==> flow/design.v (excerpt) <==
module MIPS(
	input clk,
	input rst_n,
	input cpu_en,
	input [7:0] data_read,
	input ram_send,
	input ram_receive,
	output reg cpu_send,
	output reg cpu_receive,
	output reg cpu_ready,
	output reg [15:0] data_addr,
	output reg [7:0] data_store,
	output reg [1:0] mem_ctrl, 
	output reg done
	);
For scale: about 2300 cells after synthesis, roughly 270 flip-flops, about 43 I/O pins, roughly 0.019 mm2 of cells after synthesis.
export LEC_CHECK = 0
export CAP_MARGIN = 40
export CORE_ASPECT_RATIO = 0.96
export CORE_MARGIN = 2
export CORE_UTILIZATION = 32
export GPL_TIMING_DRIVEN = 1
export PLACE_DENSITY_LB_ADDON = 0.09
export SLEW_MARGIN = 5
create_clock -name core_clock -period 10.0 [get_ports {clk}]
run.sh (not shown) runs the stock make flow with config.mk's settings and CLKGATE_MAP_FILE=.
The starting point completed without violations.
Then changed:
--- a/flow/config.mk
+++ b/flow/config.mk
@@ -8,2 +8 @@
-export CAP_MARGIN = 40
-export CORE_ASPECT_RATIO = 0.96
+export CAP_MARGIN = 20
@@ -12,2 +10,0 @@
-export GPL_TIMING_DRIVEN = 1
-export PLACE_DENSITY_LB_ADDON = 0.09
After rerunning: Non-clock buffer count drops by 17; combinational power is lower by 6.2%; sequential cell count does not change; final area falls by about 0.9%.
Then changed:
--- a/flow/config.mk
+++ b/flow/config.mk
@@ -7,0 +8 @@
+export ABC_AREA = 1
@@ -10,2 +11,2 @@
-export CORE_UTILIZATION = 32
-export SLEW_MARGIN = 5
+export CORE_UTILIZATION = 64
+export SLEW_MARGIN = 20
==> flow/constraint.sdc (replaced) <==
create_clock -name core_clock -period 2.46 [get_ports {clk}]
set_input_delay 0.4920 -clock core_clock [delete_from_list [all_inputs] [get_ports {clk}]]
set_output_delay 0.4920 -clock core_clock [all_outputs]
set_load 0.01 [all_outputs]
The new run finished with setup timing left.
Design area grows by 10%.
Routed wire length is higher by 14%.
Hold slack gains 0.018 ns.
Worst setup slack is worse by 5.9 ns.
Core utilization climbs by 47 points.
Cell count came out higher by 13%.
Power climbs to 3.8 times its value.
Count of clock-buffer cells in the layout rose by 2.
Fmax grows by 61%.
Via count rises by 30%.
Then changed:
--- a/flow/config.mk
+++ b/flow/config.mk
@@ -8 +7,0 @@
-export ABC_AREA = 1
@@ -11 +10 @@
-export CORE_UTILIZATION = 64
+export CORE_UTILIZATION = 23
==> flow/constraint.sdc (replaced) <==
create_clock -name core_clock -period 4.36 [get_ports {clk}]
set_input_delay 0.8720 -clock core_clock [delete_from_list [all_inputs] [get_ports {clk}]]
set_output_delay 0.8720 -clock core_clock [all_outputs]
set_load 0.01 [all_outputs]
Outcome:
- The changed run finished clean
- die area rose to 2.9 times its value
- setup slack gains 0.47 ns
- core utilization shrinks by 56 points
- final cell count falls by 1.3%
- final area goes down by 6.1%
- clock skew came out lower by 0.033 ns
- worst hold slack gets worse by 0.025 ns
- non-clock buffer count came out lower by 243
- power drops by 40%
- synthesized cell count is lower by 16%
- register-to-register slack is better by 0.47 ns

== v15 ==
Starting RTL as in the previous note.
// MIPS
module MIPS(
	input clk,
	input rst_n,
	input cpu_en,
	input [7:0] data_read,
	input ram_send,
	input ram_receive,
	output reg cpu_send,
	output reg cpu_receive,
	output reg cpu_ready,
	output reg [15:0] data_addr,
	output reg [7:0] data_store,
	output reg [1:0] mem_ctrl, 
	output reg done
	);
	reg [15:0] R [7:0]; 
	reg [15:0] PC,IR;
	reg [3:0] OP;
	reg [2:0] funct; 
	reg [2:0] state,next_state;
	parameter IDLE = 3'b000,
				 IF = 3'b001,
				 ID = 3'b010,
				 EX = 3'b011,
				 MEM = 3'b100,
				 WB = 3'b101;
	always@(posedge clk)
	begin
		if(~(rst_n&cpu_en))
		begin
			state <= IDLE;
		end
		else
		begin
			case(next_state)
				IDLE:state <= IDLE;
				IF:state <= IF;
				ID:state <= ID;
				EX:state <= EX;
				MEM:state <= MEM;
				WB:state <= WB;
				default:state <= state;
			endcase
		end
	end
	reg [15:0] rs,rt;
	reg [5:0] im;
	reg [11:0] addr;
	reg [15:0] temp;
	reg [1:0] read_cnt;
	reg [1:0] write_cnt;
	reg delay_cnt;
	reg delay_en;
	always@(posedge clk) 
	begin
		if(~(rst_n&cpu_en))
		begin
			cpu_ready <= 1'b0;
			delay_cnt <= 1'b0;
		end
		else if(delay_en)
		begin
			if(delay_cnt)
				cpu_ready <= 1'b0; 
			else
			begin
  ...
clock: 2.74 ns
lec_check: 0
abc_area: 1
cap_margin: 20
core_margin: 2
core_utilization: 70
slew_margin: 20
The layout from v15, despite a flow that completed every stage, fails the layout checks, with the failing checks listed as setup timing.
For v36, these inputs were changed with respect to v15:
- ABC_AREA removed (was 1)
- CORE_UTILIZATION changed from 70 to 36
- the clock period (ns, I/O delays scaled along) changed from 2.74 to 11.3
### Flow results
- [v36] post-synthesis to final-layout area growth fell 5.9 points relative to v15
- Number of clock buffers in the layout in v36 is 11 above v15.
- Both conditions hold for v36: the flow ran to the end and the final layout passed the timing, DRC and antenna checks.
- [v36] final setup TNS rose 0.036 ns relative to v15
- On total of max-cap violations, v15 and v36 are neck and neck.
- v36 — final standard cell area without fillers 100 µm² lower, v15 as reference
- Against v15 as the reference, v36 delivers a lower hold slack.
Power figures rest on the tool's default switching activity, not on a simulated workload.
